==> fjord: inputs <==
==> flow/design.v (excerpt) <==
module EX (
    input clk,
    input rst_n,
    input en,
    input stage_ID_EX__EX_regwrite,
    input stage_ID_EX__EX_memtoreg,
    input stage_ID_EX__EX_memread,
    input stage_ID_EX__EX_memwrite,
    input stage_ID_EX__EX_alusrc,
    input [1:0] stage_ID_EX__EX_aluop,
    input stage_ID_EX__EX_regdst,
    input stage_ID_EX__EX_sys_en,
    input [31:0]stage_ID_EX__EX_rs_data,
    input [31:0]stage_ID_EX__EX_rt_data,
    input [4:0]stage_ID_EX__EX_rs_id,
    input [4:0]stage_ID_EX__EX_rt_id,
    input [4:0]stage_ID_EX__EX_rd_id,
    input [31:0]stage_ID_EX__EX_sign_ext,
    input [2:0]stage_ID_EX__EX_funct3,
    input sys__EX_done,
    output reg stage_EX_MEM__MEM_regwrite,
    output reg stage_EX_MEM__MEM_memtoreg,
    output reg stage_EX_MEM__MEM_memread,
    output reg stage_EX_MEM__MEM_memwrite,
    output reg [31:0] stage_EX_MEM__MEM_alures,
    output reg [31:0] stage_EX_MEM__MEM_store_data,
    output reg [4:0]  stage_EX_MEM__MEM_rd_id,
    output EX__HDUbr_regwrite,
    output EX__HDU_memread,
    output [4:0] EX__HDU_HDUbr_rd_id,
    output reg  EX_stall_for_sys,
    input  FU__EX_rs_wb,
    input  FU__EX_rs_mem,
    input  FU__EX_rt_wb,
    input  FU__EX_rt_mem,
    input [31:0]  WB__EX_for_help,
    input [31:0]  MEM__EX_for_help
);
Settings: LEC_CHECK=0, ABC_AREA=1, CAP_MARGIN=20, CORE_MARGIN=3, CORE_UTILIZATION=40, CTS_CLUSTER_DIAMETER=270, GPL_TIMING_DRIVEN=0, MAX_ROUTING_LAYER=met4, SLEW_MARGIN=35; clock period 5.2 ns.
run.sh (not shown) runs the stock make flow with config.mk's settings and CLKGATE_MAP_FILE=.
==> inputs of maple, as changes to fjord <==
==> flow/config.mk (replaced) <==
export PLATFORM = sky130hd
export DESIGN_NAME = EX
export DESIGN_NICKNAME = EX
export VERILOG_FILES = /design/flow/design.v
export SDC_FILE = /design/flow/constraint.sdc
export NUM_CORES = 4
export LEC_CHECK = 0
export ABC_AREA = 1
export CAP_MARGIN = 20
export CORE_MARGIN = 2
export CORE_UTILIZATION = 64
export CTS_CLUSTER_SIZE = 100
export SLEW_MARGIN = 20
==> flow/constraint.sdc (replaced) <==
create_clock -name core_clock -period 4.47 [get_ports {clk}]
set_input_delay 0.8940 -clock core_clock [delete_from_list [all_inputs] [get_ports {clk}]]
set_output_delay 0.8940 -clock core_clock [all_outputs]
set_load 0.01 [all_outputs]
==> inputs of lagoon, as changes to fjord <==
==> flow/config.mk (replaced) <==
export PLATFORM = sky130hd
export DESIGN_NAME = EX
export DESIGN_NICKNAME = EX
export VERILOG_FILES = /design/flow/design.v
export SDC_FILE = /design/flow/constraint.sdc
export NUM_CORES = 4
export LEC_CHECK = 0
export CAP_MARGIN = 0
export CELL_PAD_IN_SITES_GLOBAL_PLACEMENT = 1
export CORE_ASPECT_RATIO = 0.5
export CORE_MARGIN = 5
export CORE_UTILIZATION = 53
export CTS_CLUSTER_DIAMETER = 292
export CTS_CLUSTER_SIZE = 52
export GPL_TIMING_DRIVEN = 1
export MAX_ROUTING_LAYER = met5
export PLACE_DENSITY_LB_ADDON = 0.3
export SETUP_SLACK_MARGIN = -0.52
export SLEW_MARGIN = 35
export TNS_END_PERCENT = 5
==> flow/constraint.sdc (replaced) <==
create_clock -name core_clock -period 6.44 [get_ports {clk}]
set_input_delay 1.2880 -clock core_clock [delete_from_list [all_inputs] [get_ports {clk}]]
set_output_delay 1.2880 -clock core_clock [all_outputs]
set_load 0.01 [all_outputs]
==> qor summary <==
| metric | maple | lagoon | fjord |
|---|---|---|---|
| Post-detailed-route via-to-cell ratio | - | 6.82 | 5.85 |
| Clock latency of the later-clocked register in the worst-skew pair | - | 0.38 ns | 0.38 ns |
| Fraction of area in registers | - | 8.94% | 8.74% |
| Outcome | did not finish | finished clean | finished clean |
| Stage where the flow stopped | global routing (5_1_grt) | - | - |
| Metal-1 WL | - | 25.1 mm | 28.8 mm |
| Core area | 0.0202 mm^2 | 0.0243 mm^2 | 0.0320 mm^2 |
| Startpoint type of the worst setup path | - | primary input | primary input |
| Launching element of the worst setup path | - | stage_ID_EX__EX_aluop[1] | FU__EX_rt_mem |
| Fraction of the yosys area taken by sequential cells | 11.3% | 11.2% | 11.3% |
| Net Sw Power | - | 1.30 mW | 1.73 mW |
| TritonRoute pass-1 iters | - | 12 | 6 |
| Top routing layer in use | - | met5 | met4 |
| Nets at Floorplan | 2679 | 2106 | 2679 |
| Hold Crit Class | - | reg2reg | reg2reg |
| Min-Delay Endpoint | - | stage_EX_MEM__MEM_memtoreg | stage_EX_MEM__MEM_alures[13] |
| Total via count after detailed routing | - | 16300 | 18200 |
| Worst-path fanout max | - | 7 | 11 |
| Buffers, non-clock | - | 348 | 396 |

========
==> 05-05: inputs <==
Starting RTL as in the previous note.
Settings: LEC_CHECK=0, CAP_MARGIN=0, CELL_PAD_IN_SITES_GLOBAL_PLACEMENT=1, CORE_MARGIN=2, CORE_UTILIZATION=53, CTS_CLUSTER_DIAMETER=43, GPL_TIMING_DRIVEN=1, MAX_ROUTING_LAYER=met5, PLACE_DENSITY=0.48, SLEW_MARGIN=20, TNS_END_PERCENT=80; clock period 4.23 ns.
==> inputs of 10-23, as changes to 05-05 <==
ABC_AREA = 1   (was unset)
CAP_MARGIN = 20   (was 0)
CELL_PAD_IN_SITES_GLOBAL_PLACEMENT = unset   (was 1)
CORE_MARGIN = 5   (was 2)
CORE_UTILIZATION = 40   (was 53)
CTS_CLUSTER_DIAMETER = 270   (was 43)
GPL_TIMING_DRIVEN = unset   (was 1)
MAX_ROUTING_LAYER = unset   (was met5)
PLACE_DENSITY = unset   (was 0.48)
TNS_END_PERCENT = unset   (was 80)
==> flow/constraint.sdc (replaced) <==
create_clock -name core_clock -period 5.2 [get_ports {clk}]
set_input_delay 1.0400 -clock core_clock [delete_from_list [all_inputs] [get_ports {clk}]]
set_output_delay 1.0400 -clock core_clock [all_outputs]
set_load 0.01 [all_outputs]
==> comparison <==
Hold slack: 05-05 is higher than 10-23 (21 ps). Against 10-23, the clock power of 05-05 is larger by about 30%. Between 10-23 and 05-05, the lower critical path depth is in 05-05 (gap 6). In 05-05 the global-route usage is higher than in 10-23, by 15 points. In 05-05 the die size is lower than in 10-23, by about 28%. Against 10-23, the sequential power of 05-05 is higher by 20%. 05-05 completed, yet does not pass: setup timing. 10-23 produced a clean layout. Clock-buffer cell count: 05-05 is lower than 10-23 (1). Against 05-05, the sequential share of layout area of 10-23 is higher by 1.0 points.

========
==> inputs of run a <==
==> flow/design.v <==
module EX (
    input clk,
    input rst_n,
    input en,
    input stage_ID_EX__EX_regwrite,
    input stage_ID_EX__EX_memtoreg,
    input stage_ID_EX__EX_memread,
    input stage_ID_EX__EX_memwrite,
    input stage_ID_EX__EX_alusrc,
    input [1:0] stage_ID_EX__EX_aluop,
    input stage_ID_EX__EX_regdst,
    input stage_ID_EX__EX_sys_en,
    input [31:0]stage_ID_EX__EX_rs_data,
    input [31:0]stage_ID_EX__EX_rt_data,
    input [4:0]stage_ID_EX__EX_rs_id,
    input [4:0]stage_ID_EX__EX_rt_id,
    input [4:0]stage_ID_EX__EX_rd_id,
    input [31:0]stage_ID_EX__EX_sign_ext,
    input [2:0]stage_ID_EX__EX_funct3,
    input sys__EX_done,
    output reg stage_EX_MEM__MEM_regwrite,
    output reg stage_EX_MEM__MEM_memtoreg,
    output reg stage_EX_MEM__MEM_memread,
    output reg stage_EX_MEM__MEM_memwrite,
    output reg [31:0] stage_EX_MEM__MEM_alures,
    output reg [31:0] stage_EX_MEM__MEM_store_data,
    output reg [4:0]  stage_EX_MEM__MEM_rd_id,
    output EX__HDUbr_regwrite,
    output EX__HDU_memread,
    output [4:0] EX__HDU_HDUbr_rd_id,
    output reg  EX_stall_for_sys,
    input  FU__EX_rs_wb,
    input  FU__EX_rs_mem,
    input  FU__EX_rt_wb,
    input  FU__EX_rt_mem,
    input [31:0]  WB__EX_for_help,
    input [31:0]  MEM__EX_for_help
);
localparam S0 = 0;  
localparam S1 = 1;  
wire [31:0] FMP1_out_rs;
wire [31:0] FMP1_out_rt;
wire [31:0] FMP2_out_rs;
wire [31:0] FMP2_out_rt;
wire [31:0] alu_in_rs;
wire [31:0] alu_in_rt;
reg  [31:0] alu_res;
assign FMP1_out_rs = (FU__EX_rs_wb)?WB__EX_for_help:stage_ID_EX__EX_rs_data;
assign FMP1_out_rt = (FU__EX_rt_wb)?WB__EX_for_help:stage_ID_EX__EX_rt_data;
assign FMP2_out_rs = (FU__EX_rs_mem)?MEM__EX_for_help:FMP1_out_rs;
assign FMP2_out_rt = (FU__EX_rt_mem)?MEM__EX_for_help:FMP1_out_rt;
assign alu_in_rs = FMP2_out_rs;
assign alu_in_rt = (stage_ID_EX__EX_alusrc)?stage_ID_EX__EX_sign_ext:FMP2_out_rt;
always@* begin
    case ({stage_ID_EX__EX_aluop,stage_ID_EX__EX_funct3})
        5'b00000: alu_res = alu_in_rs+alu_in_rt;
        5'b01000: alu_res = alu_in_rs+alu_in_rt;
        5'b10000: alu_res = alu_in_rs-alu_in_rt;
        5'b01001: alu_res = alu_in_rs<<alu_in_rt[4:0];
        5'b01101: alu_res = alu_in_rs>>alu_in_rt[4:0];
        5'b10101: alu_res = $signed(alu_in_rs)>>>alu_in_rt[4:0];
        5'b01100: alu_res = alu_in_rs^alu_in_rt;
        5'b01110: alu_res = alu_in_rs|alu_in_rt;
        5'b01111: alu_res = alu_in_rs&alu_in_rt;
        default: alu_res = 32'b0;   
    endcase
end
reg curr_state , next_state;
always@(posedge clk) begin
    if (!rst_n) begin
        curr_state <= 0;
    end
    else begin
        curr_state <= next_state;
    end
end
always@* begin
    next_state = curr_state;
    EX_stall_for_sys = 0;
    case(curr_state) 
        S0: begin
                if (stage_ID_EX__EX_sys_en) begin
                    next_state = S1;
                    EX_stall_for_sys = 1;
                end
        end
        S1: begin
                if(!sys__EX_done)
                    EX_stall_for_sys = 1;
                else begin
                    EX_stall_for_sys = 0;
                    next_state = S0;
                end
        end
    endcase
end
always@(posedge clk) begin
    if(!rst_n) begin
        stage_EX_MEM__MEM_regwrite <= 0;
        stage_EX_MEM__MEM_memtoreg <= 0;
        stage_EX_MEM__MEM_memread <= 0;
        stage_EX_MEM__MEM_memwrite <= 0;
        stage_EX_MEM__MEM_alures <= 0;
        stage_EX_MEM__MEM_store_data <= 0;
        stage_EX_MEM__MEM_rd_id <= 0;
    end
    else begin
        if(en) begin
            stage_EX_MEM__MEM_regwrite <= EX_stall_for_sys?0:stage_ID_EX__EX_regwrite;
            stage_EX_MEM__MEM_memtoreg <= EX_stall_for_sys?0:stage_ID_EX__EX_memtoreg;
            stage_EX_MEM__MEM_memread  <= EX_stall_for_sys?0:stage_ID_EX__EX_memread;
            stage_EX_MEM__MEM_memwrite <= EX_stall_for_sys?0:stage_ID_EX__EX_memwrite;
            stage_EX_MEM__MEM_alures   <= alu_res;
            stage_EX_MEM__MEM_store_data <= FMP2_out_rt;
            stage_EX_MEM__MEM_rd_id      <= stage_ID_EX__EX_regdst?stage_ID_EX__EX_rd_id:stage_ID_EX__EX_rt_id; 
        end
    end
end
assign EX__HDU_HDUbr_rd_id = stage_ID_EX__EX_regdst?stage_ID_EX__EX_rd_id:stage_ID_EX__EX_rt_id;
assign EX__HDU_memread = stage_ID_EX__EX_memread;
assign EX__HDUbr_regwrite = stage_ID_EX__EX_regwrite;
endmodule
==> flow/run.sh <==
#!/bin/bash
# the make line also repeats each setting of config.mk as NAME=value (left out here)
make -C /OpenROAD-flow-scripts/flow DESIGN_CONFIG=/design/flow/config.mk WORK_HOME=/design/flow/orfs CLKGATE_MAP_FILE= finish
==> flow/config.mk <==
export PLATFORM = sky130hd
export DESIGN_NAME = EX
export DESIGN_NICKNAME = EX
export VERILOG_FILES = /design/flow/design.v
export SDC_FILE = /design/flow/constraint.sdc
export NUM_CORES = 4
export LEC_CHECK = 0
export CAP_MARGIN = 0
export CELL_PAD_IN_SITES_GLOBAL_PLACEMENT = 1
export CORE_MARGIN = 3
export CORE_UTILIZATION = 24
export GPL_TIMING_DRIVEN = 0
export MAX_ROUTING_LAYER = met5
export PLACE_DENSITY_LB_ADDON = 0.03
export SLEW_MARGIN = 20
export TNS_END_PERCENT = 80
==> flow/constraint.sdc <==
create_clock -name core_clock -period 6.44 [get_ports {clk}]
set_input_delay 1.2880 -clock core_clock [delete_from_list [all_inputs] [get_ports {clk}]]
set_output_delay 1.2880 -clock core_clock [all_outputs]
set_load 0.01 [all_outputs]
==> run b (differences from run a) <==
==> flow/config.mk (replaced) <==
export PLATFORM = sky130hd
export DESIGN_NAME = EX
export DESIGN_NICKNAME = EX
export VERILOG_FILES = /design/flow/design.v
export SDC_FILE = /design/flow/constraint.sdc
export NUM_CORES = 4
export LEC_CHECK = 0
export CAP_MARGIN = 20
export CORE_ASPECT_RATIO = 0.5
export CORE_MARGIN = 2
export CORE_UTILIZATION = 40
export CTS_CLUSTER_DIAMETER = 204
export CTS_CLUSTER_SIZE = 17
export SLEW_MARGIN = 20
==> flow/constraint.sdc (replaced) <==
create_clock -name core_clock -period 5.2 [get_ports {clk}]
set_input_delay 1.0400 -clock core_clock [delete_from_list [all_inputs] [get_ports {clk}]]
set_output_delay 1.0400 -clock core_clock [all_outputs]
set_load 0.01 [all_outputs]
==> comparison table <==
quantity	run a	run b
DP HPWL	84000 um	54500 um
Routed vias	16200	15900
Total detailed-routing wirelength	101000 um	67900 um
Placed Instances	2777	2639
Area after DPL	16800 um2	17700 um2
Routed length on met1	46600 um	30900 um
GR Util met3	6.50%	13.8%
Area share of buffers outside the clock network	20.8%	25.3%
Routed wl met3	7850 um	9030 um
Max Fanout on Critical Path	11	3
Met2 wire len	42700 um	26100 um
Power in combinational cells	1.95 mW	2.30 mW
Sw Share	50.7%	44.9%
Final Instance Area	17700 um2	18200 um2
Core box area	54100 um2	32100 um2
Setup slack on the worst flop-to-flop path	4310 ps	3230 ps
Status	finished clean	finished clean
Iteration-0 DRC Markers	1842	1971
Total setup buffers inserted after CTS	13	0
Fraction of area in multi-input gates	61.8%	59.5%
GR Util met2	51.4%	51.1%

========
==> inputs of v20 <==
Starts from the design.v that is shown in full above.
make LEC_CHECK=0 CAP_MARGIN=0 CELL_PAD_IN_SITES_GLOBAL_PLACEMENT=1 CORE_MARGIN=3 CORE_UTILIZATION=45 GPL_TIMING_DRIVEN=1 MAX_ROUTING_LAYER=met5 PLACE_DENSITY=0.44 SLEW_MARGIN=20 TNS_END_PERCENT=80 finish   # period 2.84 ns
==> inputs of v30, as changes to v20 <==
ABC_AREA = 1   (was not set)
CAP_MARGIN = 20   (was 0)
CELL_PAD_IN_SITES_GLOBAL_PLACEMENT = not set   (was 1)
CORE_MARGIN = 2   (was 3)
CORE_UTILIZATION = 72   (was 45)
CTS_CLUSTER_DIAMETER = 371   (was not set)
CTS_CLUSTER_SIZE = 100   (was not set)
GPL_TIMING_DRIVEN = not set   (was 1)
MAX_ROUTING_LAYER = not set   (was met5)
PLACE_DENSITY = not set   (was 0.44)
TNS_END_PERCENT = 20   (was 80)
==> flow/constraint.sdc (replaced) <==
create_clock -name core_clock -period 4.47 [get_ports {clk}]
set_input_delay 0.8940 -clock core_clock [delete_from_list [all_inputs] [get_ports {clk}]]
set_output_delay 0.8940 -clock core_clock [all_outputs]
set_load 0.01 [all_outputs]
==> inputs of v12, as changes to v20 <==
CELL_PAD_IN_SITES_GLOBAL_PLACEMENT = 0   (was 1)
CORE_MARGIN = 2   (was 3)
CORE_UTILIZATION = 58   (was 45)
CTS_CLUSTER_DIAMETER = 43   (was not set)
PLACE_DENSITY = not set   (was 0.44)
==> flow/constraint.sdc (replaced) <==
create_clock -name core_clock -period 4.23 [get_ports {clk}]
set_input_delay 0.8460 -clock core_clock [delete_from_list [all_inputs] [get_ports {clk}]]
set_output_delay 0.8460 -clock core_clock [all_outputs]
set_load 0.01 [all_outputs]
==> inputs of v13, as changes to v20 <==
ABC_AREA = 1   (was not set)
CAP_MARGIN = 20   (was 0)
CELL_PAD_IN_SITES_DETAIL_PLACEMENT = 0   (was not set)
CELL_PAD_IN_SITES_GLOBAL_PLACEMENT = not set   (was 1)
CORE_MARGIN = 2   (was 3)
CORE_UTILIZATION = 40   (was 45)
GPL_TIMING_DRIVEN = 0   (was 1)
HOLD_SLACK_MARGIN = 0.13   (was not set)
MAX_ROUTING_LAYER = not set   (was met5)
PLACE_DENSITY = not set   (was 0.44)
TNS_END_PERCENT = not set   (was 80)
==> flow/constraint.sdc (replaced) <==
create_clock -name core_clock -period 8.66 [get_ports {clk}]
set_input_delay 1.7320 -clock core_clock [delete_from_list [all_inputs] [get_ports {clk}]]
set_output_delay 1.7320 -clock core_clock [all_outputs]
set_load 0.01 [all_outputs]
==> notes <==
- v30 stopped in 3_3_place_gp. v13 produced a clean layout. v20 completed, yet does not pass: setup timing. v12 never finished: it broke off in 5_1_grt.
- The combinational power of v20 is 4.5 times that of v13.
- Worst setup slack: v20 is worse than v13 (3.4 ns).
- Die size, lowest first: v30, v12, v20, v13.
- Against v13, the cell count of v20 is lower by about 5%.
- Against v30, the synthesized cell count of v12 is lower by 24%.
- Flip-flop count is the same in v20 and v13.
- Between v20 and v13, the lower wire length is in v13 (gap about 3%, measured against v13).
- Of v13 and v20, v20 has the higher non-clock buffer count (gap 482).
- Of v13 and v20, v20 has the higher critical path depth (gap 6).
- The sequential power of v20 is 3.0 times that of v13.
Power figures rest on the tool's default switching activity, not on a simulated workload.
